==> build 96: inputs <==
==> flow/design.v (excerpt) <==
module mdc (clk, rst_n, start, A, B, out, done);
input clk, rst_n, start;
input [7:0] A, B;
output reg [7:0] out;
output reg done;
reg [1:0] state;
reg [7:0] A_aux, B_aux;
localparam IDLE = 2'b00;
localparam SUBTRACT = 2'b01;
localparam FINISHED = 2'b10;
always @(posedge clk or negedge rst_n) begin
    if (!rst_n) begin
        state <= IDLE;
        out <= 0;
        done <= 0;
    end else begin
        done <= 0;
        case (state)
            IDLE: begin
                state <= IDLE;
                if (start) begin
                    state <= SUBTRACT;
                    A_aux <= A;
                    B_aux <= B;
                end
            end
            SUBTRACT: begin
                state <= SUBTRACT;
                if (A_aux > B_aux)
                    A_aux <= A_aux - B_aux;
                else if (B_aux > A_aux)
                    B_aux <= B_aux - A_aux;
                else
                    state <= FINISHED;
            end
            FINISHED: begin
                state <= IDLE;
                done <= 1;
                out <= A_aux;
            end
            default: state <= IDLE;
        endcase
    end
end
endmodule
clock: 4.87 ns
lec_check: 0
cap_margin: 40
core_aspect_ratio: 1.52
core_margin: 2
core_utilization: 56
cts_buf_list: sky130_fd_sc_hd__clkbuf_16
cts_cluster_diameter: 214
cts_cluster_size: 89
gpl_timing_driven: 1
place_density: 0.36
slew_margin: 20
tns_end_percent: 5
run.sh (not shown) runs the stock make flow with config.mk's settings and CLKGATE_MAP_FILE=.
==> build 56: changes against build 96 <==
==> flow/config.mk (replaced) <==
export PLATFORM = sky130hd
export DESIGN_NAME = mdc
export DESIGN_NICKNAME = mdc
export VERILOG_FILES = /design/flow/design.v
export SDC_FILE = /design/flow/constraint.sdc
export NUM_CORES = 4
export LEC_CHECK = 0
export ABC_AREA = 1
export CAP_MARGIN = 40
export CORE_MARGIN = 2
export CORE_UTILIZATION = 68
export CTS_BUF_LIST = sky130_fd_sc_hd__clkbuf_16
export CTS_CLUSTER_SIZE = 89
export GPL_TIMING_DRIVEN = 1
export HOLD_SLACK_MARGIN = 0.24
export SETUP_SLACK_MARGIN = -0.13
export SLEW_MARGIN = 20
==> flow/constraint.sdc (replaced) <==
create_clock -name core_clock -period 2.07 [get_ports {clk}]
set_input_delay 0.4140 -clock core_clock [delete_from_list [all_inputs] [get_ports {clk}]]
set_output_delay 0.4140 -clock core_clock [all_outputs]
set_load 0.01 [all_outputs]
==> build 9: changes against build 96 <==
==> flow/config.mk (replaced) <==
export PLATFORM = sky130hd
export DESIGN_NAME = mdc
export DESIGN_NICKNAME = mdc
export VERILOG_FILES = /design/flow/design.v
export SDC_FILE = /design/flow/constraint.sdc
export NUM_CORES = 4
export LEC_CHECK = 0
export CAP_MARGIN = 40
export CORE_MARGIN = 2
export CORE_UTILIZATION = 72
export CTS_BUF_LIST = sky130_fd_sc_hd__clkbuf_16
export CTS_CLUSTER_SIZE = 89
export GPL_TIMING_DRIVEN = 1
export SETUP_SLACK_MARGIN = 1.05
export SLEW_MARGIN = 20
==> flow/constraint.sdc (replaced) <==
create_clock -name core_clock -period 3.94 [get_ports {clk}]
set_input_delay 0.7880 -clock core_clock [delete_from_list [all_inputs] [get_ports {clk}]]
set_output_delay 0.7880 -clock core_clock [all_outputs]
set_load 0.01 [all_outputs]
==> trial 94: changes against build 96 <==
==> flow/config.mk (replaced) <==
export PLATFORM = sky130hd
export DESIGN_NAME = mdc
export DESIGN_NICKNAME = mdc
export VERILOG_FILES = /design/flow/design.v
export SDC_FILE = /design/flow/constraint.sdc
export NUM_CORES = 4
export LEC_CHECK = 0
export CAP_MARGIN = 40
export CORE_MARGIN = 2
export CORE_UTILIZATION = 68
export CTS_BUF_LIST = sky130_fd_sc_hd__clkbuf_16
export SLEW_MARGIN = 20
==> flow/constraint.sdc (replaced) <==
create_clock -name core_clock -period 2.16 [get_ports {clk}]
set_input_delay 0.4320 -clock core_clock [delete_from_list [all_inputs] [get_ports {clk}]]
set_output_delay 0.4320 -clock core_clock [all_outputs]
set_load 0.01 [all_outputs]
==> comparison table <==
	build 56	build 96	build 9	trial 94
Outcome	failed layout checks	no timing/DRC/antenna violations	no timing/DRC/antenna violations	aborted with a tool error
Stage where the flow stopped	-	-	-	global routing
Violated checks	setup timing	-	-	-
Comb area share	39.7%	44.9%	44.9%	-
Row count	19	26	19	19
Internal power	0.00187 W	0.000874 W	0.00112 W	-
Post-Place Cell Area	2250 µm²	2260 µm²	2260 µm²	2480 µm²
Clock tree from TritonCTS	built	built	built	-
Least setup slack across all paths after layout	-131 ps	2110 ps	1230 ps	-
Register cell area after layout	782 µm²	782 µm²	782 µm²	-
Detailed-route wire length on metal 1	2030 µm	1860 µm	2070 µm	-
Least-Margin Pin Slew	498 ps	786 ps	764 ps	-
Initial Util	70.3%	58.5%	73.7%	71.8%
Fin Setup TNS	-1670 ps	0 ps	0 ps	-
Worst setup slack after placement	-128 ps	1800 ps	1230 ps	-101 ps
Cell area after technology mapping	1890 µm²	1980 µm²	1980 µm²	1980 µm²
Total number of sequential cells	28	28	28	-
Placer's final routability congestion estimate	0.922	0.837	0.829	0.924
Worst-Skew Late Latency	270 ps	260 ps	270 ps	-
Headroom to the max-slew limit	66.8%	47.6%	48.8%	-

* * *

==> inputs of v21 <==
==> flow/design.v <==
module mdc (clk, rst_n, start, A, B, out, done);
input clk, rst_n, start;
input [7:0] A, B;
output reg [7:0] out;
output reg done;
reg [1:0] state;
reg [7:0] A_aux, B_aux;
localparam IDLE = 2'b00;
localparam SUBTRACT = 2'b01;
localparam FINISHED = 2'b10;
always @(posedge clk or negedge rst_n) begin
    if (!rst_n) begin
        state <= IDLE;
        out <= 0;
        done <= 0;
    end else begin
        done <= 0;
        case (state)
            IDLE: begin
                state <= IDLE;
                if (start) begin
                    state <= SUBTRACT;
                    A_aux <= A;
                    B_aux <= B;
                end
            end
            SUBTRACT: begin
                state <= SUBTRACT;
                if (A_aux > B_aux)
                    A_aux <= A_aux - B_aux;
                else if (B_aux > A_aux)
                    B_aux <= B_aux - A_aux;
                else
                    state <= FINISHED;
            end
            FINISHED: begin
                state <= IDLE;
                done <= 1;
                out <= A_aux;
            end
            default: state <= IDLE;
        endcase
    end
end
endmodule
==> flow/run.sh <==
#!/bin/bash
# the make line also repeats each setting of config.mk as NAME=value (left out here)
make -C /OpenROAD-flow-scripts/flow DESIGN_CONFIG=/design/flow/config.mk WORK_HOME=/design/flow/orfs CLKGATE_MAP_FILE= finish
==> flow/config.mk <==
export PLATFORM = sky130hd
export DESIGN_NAME = mdc
export DESIGN_NICKNAME = mdc
export VERILOG_FILES = /design/flow/design.v
export SDC_FILE = /design/flow/constraint.sdc
export NUM_CORES = 4
export LEC_CHECK = 0
export CAP_MARGIN = 0
export CELL_PAD_IN_SITES_GLOBAL_PLACEMENT = 1
export CORE_ASPECT_RATIO = 0.71
export CORE_MARGIN = 2
export CORE_UTILIZATION = 49
export CTS_BUF_LIST = sky130_fd_sc_hd__clkbuf_16
export CTS_CLUSTER_SIZE = 89
export GPL_ROUTABILITY_DRIVEN = 0
export GPL_TIMING_DRIVEN = 0
export HOLD_SLACK_MARGIN = 0.02
export MIN_ROUTING_LAYER = met2
export PLACE_DENSITY = 0.84
export SETUP_SLACK_MARGIN = 0.37
export SLEW_MARGIN = 20
==> flow/constraint.sdc <==
create_clock -name core_clock -period 1.58 [get_ports {clk}]
set_input_delay 0.3160 -clock core_clock [delete_from_list [all_inputs] [get_ports {clk}]]
set_output_delay 0.3160 -clock core_clock [all_outputs]
set_load 0.01 [all_outputs]
==> v9: changes against v21 <==
- ABC_AREA: unset -> 1
- CAP_MARGIN: 0 -> 20
- CELL_PAD_IN_SITES_GLOBAL_PLACEMENT: 1 -> unset
- CORE_ASPECT_RATIO: 0.71 -> unset
- CORE_UTILIZATION: 49 -> 72
- CTS_CLUSTER_SIZE: 89 -> unset
- GPL_ROUTABILITY_DRIVEN: 0 -> unset
- GPL_TIMING_DRIVEN: 0 -> unset
- HOLD_SLACK_MARGIN: 0.02 -> unset
- MIN_ROUTING_LAYER: met2 -> unset
- PLACE_DENSITY: 0.84 -> unset
- SETUP_SLACK_MARGIN: 0.37 -> unset
==> flow/constraint.sdc (replaced) <==
create_clock -name core_clock -period 2.27 [get_ports {clk}]
set_input_delay 0.4540 -clock core_clock [delete_from_list [all_inputs] [get_ports {clk}]]
set_output_delay 0.4540 -clock core_clock [all_outputs]
set_load 0.01 [all_outputs]
==> comparison <==
v9 stopped in 5_1_grt. v21 finished but failed the layout checks on negative setup slack. Between v21 and v9, the lower synthesized cell count is in v21 (gap about 17%, measured against v9). Synthesized area: v21 is larger than v9 (4.8%). In v9 the die area is lower than in v21, by about 33%.
==> figures <==
| item | v9 | v21 |
|---|---|---|
| Outcome | did not finish | failed layout checks |
| Stage where the flow stopped | 5_1_grt | - |
| Layout check failures | - | negative setup slack |
| Simple share | 0.270 | 0.146 |
| XORs/XNORs by Area | 0.0186 | 0.00885 |
| Distinct cell type count of the synthesized netlist | 20 | 38 |
| Chip area from the yosys synthesis statistics | 1890 um^2 | 1980 um^2 |
| Post-CTS setup buffer count | 0 | 17 |
| Register area share after synthesis | 0.414 | 0.395 |
| Synthesized netlist cell count | 246 | 205 |
| Multiplexer fraction of the synthesized cell area | 0 | 0.0569 |
| Core utilization at floorplan | 0.762 | 0.511 |
| Count of instances resized after the clock tree is built | 3 | 53 |
| Floorplan die area | 3050 um^2 | 4570 um^2 |
| Post-synthesis adder-cell area fraction | 0.127 | 0.121 |
| Floorplan Core Area | 2480 um^2 | 3870 um^2 |
| Area of placed instances | 2210 um^2 | 2480 um^2 |
| Most used standard cell by instance count after synthesis | nand2_1 | inv_1 |
| Y dimension of the die | 55.2 um | 57.6 um |
| Number of cells in the design after placement | 303 | 284 |
| Share of Yosys cell area claimed by the top area cell type | 0.254 | 0.243 |

* * *

==> 10-23 <==
// mdc: RTL as listed in full above, without the edits since
clock: 2.22 ns
lec_check: 0
cap_margin: 20
core_margin: 2
core_utilization: 70
cts_buf_list: sky130_fd_sc_hd__clkbuf_16
cts_cluster_diameter: 364
cts_cluster_size: 34
max_routing_layer: met4
place_density_lb_addon: 0.29
setup_slack_margin: -0.12
slew_margin: 20
tns_end_percent: 5
==> 07-18: changes against 10-23 <==
ABC_AREA = 1   (was default)
CORE_ASPECT_RATIO = 1.32   (was default)
CORE_UTILIZATION = 69   (was 70)
CTS_CLUSTER_DIAMETER = default   (was 364)
CTS_CLUSTER_SIZE = default   (was 34)
MAX_ROUTING_LAYER = default   (was met4)
PLACE_DENSITY_LB_ADDON = default   (was 0.29)
TNS_END_PERCENT = default   (was 5)
==> flow/constraint.sdc (replaced) <==
create_clock -name core_clock -period 2.17 [get_ports {clk}]
set_input_delay 0.4340 -clock core_clock [delete_from_list [all_inputs] [get_ports {clk}]]
set_output_delay 0.4340 -clock core_clock [all_outputs]
set_load 0.01 [all_outputs]
==> 05-26: changes against 10-23 <==
CORE_UTILIZATION = 64   (was 70)
CTS_CLUSTER_DIAMETER = default   (was 364)
CTS_CLUSTER_SIZE = default   (was 34)
HOLD_SLACK_MARGIN = 0.3   (was default)
MAX_ROUTING_LAYER = default   (was met4)
PLACE_DENSITY_LB_ADDON = default   (was 0.29)
SETUP_SLACK_MARGIN = 0.61   (was -0.12)
TNS_END_PERCENT = default   (was 5)
==> flow/constraint.sdc (replaced) <==
create_clock -name core_clock -period 2.27 [get_ports {clk}]
set_input_delay 0.4540 -clock core_clock [delete_from_list [all_inputs] [get_ports {clk}]]
set_output_delay 0.4540 -clock core_clock [all_outputs]
set_load 0.01 [all_outputs]
==> impl_metrics.yaml <==
# yosys + openroad results
final_timing:
  timing.setup.tns_ns: -6.23
  number_of_failing_setup_endpoints_in_the_final_timing_report: 24
  fin_crit_sh: 1.18
  post-route-worst-setup-slack_ns: -0.394
cells_and_area:
  layout.filler_cells: 64
  seq-cell-share: 0.303
outcome:
  so.violations: "negative setup slack"
  status: "complete, but fails checks"
yosys:
  netlist_area_mm2: 0.00198
power:
  switching_share: 0.471
route:
  route.layer.met1.wl_mm: 2.66
the above is filed under 10-23

==> impl_metrics.yaml <==
# yosys + openroad results
outcome:
  status: "complete, but fails checks"
  so.violations: "negative setup slack"
final_timing:
  number_of_failing_setup_endpoints_in_the_final_timing_report: 16
  post-route-worst-setup-slack_ns: -0.0660
yosys:
  netlist_area_mm2: 0.00189
route:
  route.layer.met1.wl_mm: 1.83
cells_and_area:
  seq-cell-share: 0.337
the above is filed under 07-18

==> impl_metrics.yaml <==
# yosys + openroad results
outcome:
  haltStage: "5_1_grt"
  status: "stopped before the end"
  toolErrorMsg: "[ERROR DPL-0038] Utilization greater than 100%, impossible to legalize"
yosys:
  ys_sh_simple: 0.146
  synth.avg_cell_area_um2: 9.66
  post_synth_mux_area_share: 0.0569
  netlist_area_mm2: 0.00198
  synth.yosys.seq_area_share: 0.395
clock_network:
  cts_resized: 25
  cts_max_level: 1
  cts_num_sinks: 28
placed_design:
  port_buffers: 27
  dp_hpwl_mm: 3.87
die:
  coreArea_mm2: 0.00300
the above is filed under 05-26


* * *

==> pepper: inputs <==
RTL: the design.v shown in full above, as it stands there.
clock: 4.0 ns
lec_check: 0
cap_margin: 20
core_margin: 2
core_utilization: 40
cts_buf_list: sky130_fd_sc_hd__clkbuf_16
cts_cluster_diameter: 386
cts_cluster_size: 100
slew_margin: 20
tns_end_percent: 5
==> inputs of tundra, as changes to pepper <==
--- a/flow/config.mk
+++ b/flow/config.mk
@@ -10,6 +10,3 @@
 export CORE_UTILIZATION = 40
 export CTS_BUF_LIST = sky130_fd_sc_hd__clkbuf_16
-export CTS_CLUSTER_DIAMETER = 386
-export CTS_CLUSTER_SIZE = 100
 export SLEW_MARGIN = 20
-export TNS_END_PERCENT = 5
==> flow_summary.toml <==
# yosys + openroad results
[setup_path]
r2r_cells = 7
critPathLaunchType = "flip-flop"
slowest_stage = "a21oi_1"

[yosys]
ys.flops = 28

[floorplanning]
chip_area_mm2 = 0.00553
fp-utilization_pct = 41.6

[status]
status = "no timing/DRC/antenna violations"

[finish]
comb_area_mm2 = 0.00106
fin_area_mm2 = 0.00241

[timing]
slew_violations = 0
setup_slack_ns = 1.20
# the run above: tundra

==> flow_summary.toml <==
# yosys + openroad results
[setup_path]
r2r_cells = 7
slowest_stage = "a21oi_1"

[floorplanning]
fp-utilization_pct = 41.6

[yosys]
flop_cell = "edfxtp_1"
ys.flops = 28

[timing]
slew_violations = 0
setup_slack_ns = 1.20

[finish]
fin_area_mm2 = 0.00241
comb_area_mm2 = 0.00106

[status]
status = "no timing/DRC/antenna violations"
# the run above: pepper


* * *

==> inputs of run K <==
RTL: the design.v shown in full above, as it stands there.
make LEC_CHECK=0 CAP_MARGIN=0 CORE_ASPECT_RATIO=0.5 CORE_MARGIN=2 CORE_UTILIZATION=72 CTS_BUF_LIST=sky130_fd_sc_hd__clkbuf_16 CTS_CLUSTER_DIAMETER=214 CTS_CLUSTER_SIZE=89 GPL_TIMING_DRIVEN=1 PLACE_DENSITY=0.36 SLEW_MARGIN=20 TNS_END_PERCENT=5 finish   # period 4.87 ns
==> run P: changes against run K <==
==> flow/config.mk (replaced) <==
export PLATFORM = sky130hd
export DESIGN_NAME = mdc
export DESIGN_NICKNAME = mdc
export VERILOG_FILES = /design/flow/design.v
export SDC_FILE = /design/flow/constraint.sdc
export NUM_CORES = 4
export LEC_CHECK = 0
export CAP_MARGIN = 20
export CORE_MARGIN = 2
export CORE_UTILIZATION = 63
export CTS_BUF_LIST = sky130_fd_sc_hd__clkbuf_16
export SLEW_MARGIN = 20
==> flow/constraint.sdc (replaced) <==
create_clock -name core_clock -period 2.27 [get_ports {clk}]
set_input_delay 0.4540 -clock core_clock [delete_from_list [all_inputs] [get_ports {clk}]]
set_output_delay 0.4540 -clock core_clock [all_outputs]
set_load 0.01 [all_outputs]
==> run M: changes against run K <==
==> flow/config.mk (replaced) <==
export PLATFORM = sky130hd
export DESIGN_NAME = mdc
export DESIGN_NICKNAME = mdc
export VERILOG_FILES = /design/flow/design.v
export SDC_FILE = /design/flow/constraint.sdc
export NUM_CORES = 4
export LEC_CHECK = 0
export CAP_MARGIN = 0
export CORE_MARGIN = 2
export CORE_UTILIZATION = 66
export CTS_BUF_LIST = sky130_fd_sc_hd__clkbuf_16
export SLEW_MARGIN = 20
==> flow/constraint.sdc (replaced) <==
create_clock -name core_clock -period 2.15 [get_ports {clk}]
set_input_delay 0.4300 -clock core_clock [delete_from_list [all_inputs] [get_ports {clk}]]
set_output_delay 0.4300 -clock core_clock [all_outputs]
set_load 0.01 [all_outputs]
==> run summary <==
yosys + openroad results -> status no timing/DRC/antenna violations, logic share of the area 44.9%, met3 GRT Util 2.60%, Clock-cell share 2.99%, Min-Delay Startpoint out[2], DR WL met3 441 um, Fin. Hold Viols 0, Final Core Density 87.0%, leakage 1.09 nW, R2R Setup Slk 0.05 ns
-- figures above: run P

==> run summary <==
yosys + openroad results -> Min-Delay Startpoint out[1], logic share of the area 44.9%, DR WL met3 532 um, R2R Setup Slk 1.68 ns, leakage 0.988 nW, Clock-cell share 4.46%, status no timing/DRC/antenna violations, Final Core Density 90.5%, DRC 0, met3 GRT Util 8.81%
-- figures above: run K

==> run summary <==
run metrics: Seq cells post-synth 28, MUX area fraction 5.69%, I/O Pins 28, simple share 14.6%, Die Y 58.8 um, stop err [ERROR DPL-0038] Utilization greater than 100%, impossible to legalize, core outline area 0.00281 mm^2, status did not finish, XORs/XNORs by Area 0.885%, total CTS buffers 3, Post-synth EDFFs 16, Stopped at 5_1_grt
-- figures above: run M

Power figures rest on the tool's default switching activity, not on a simulated workload.
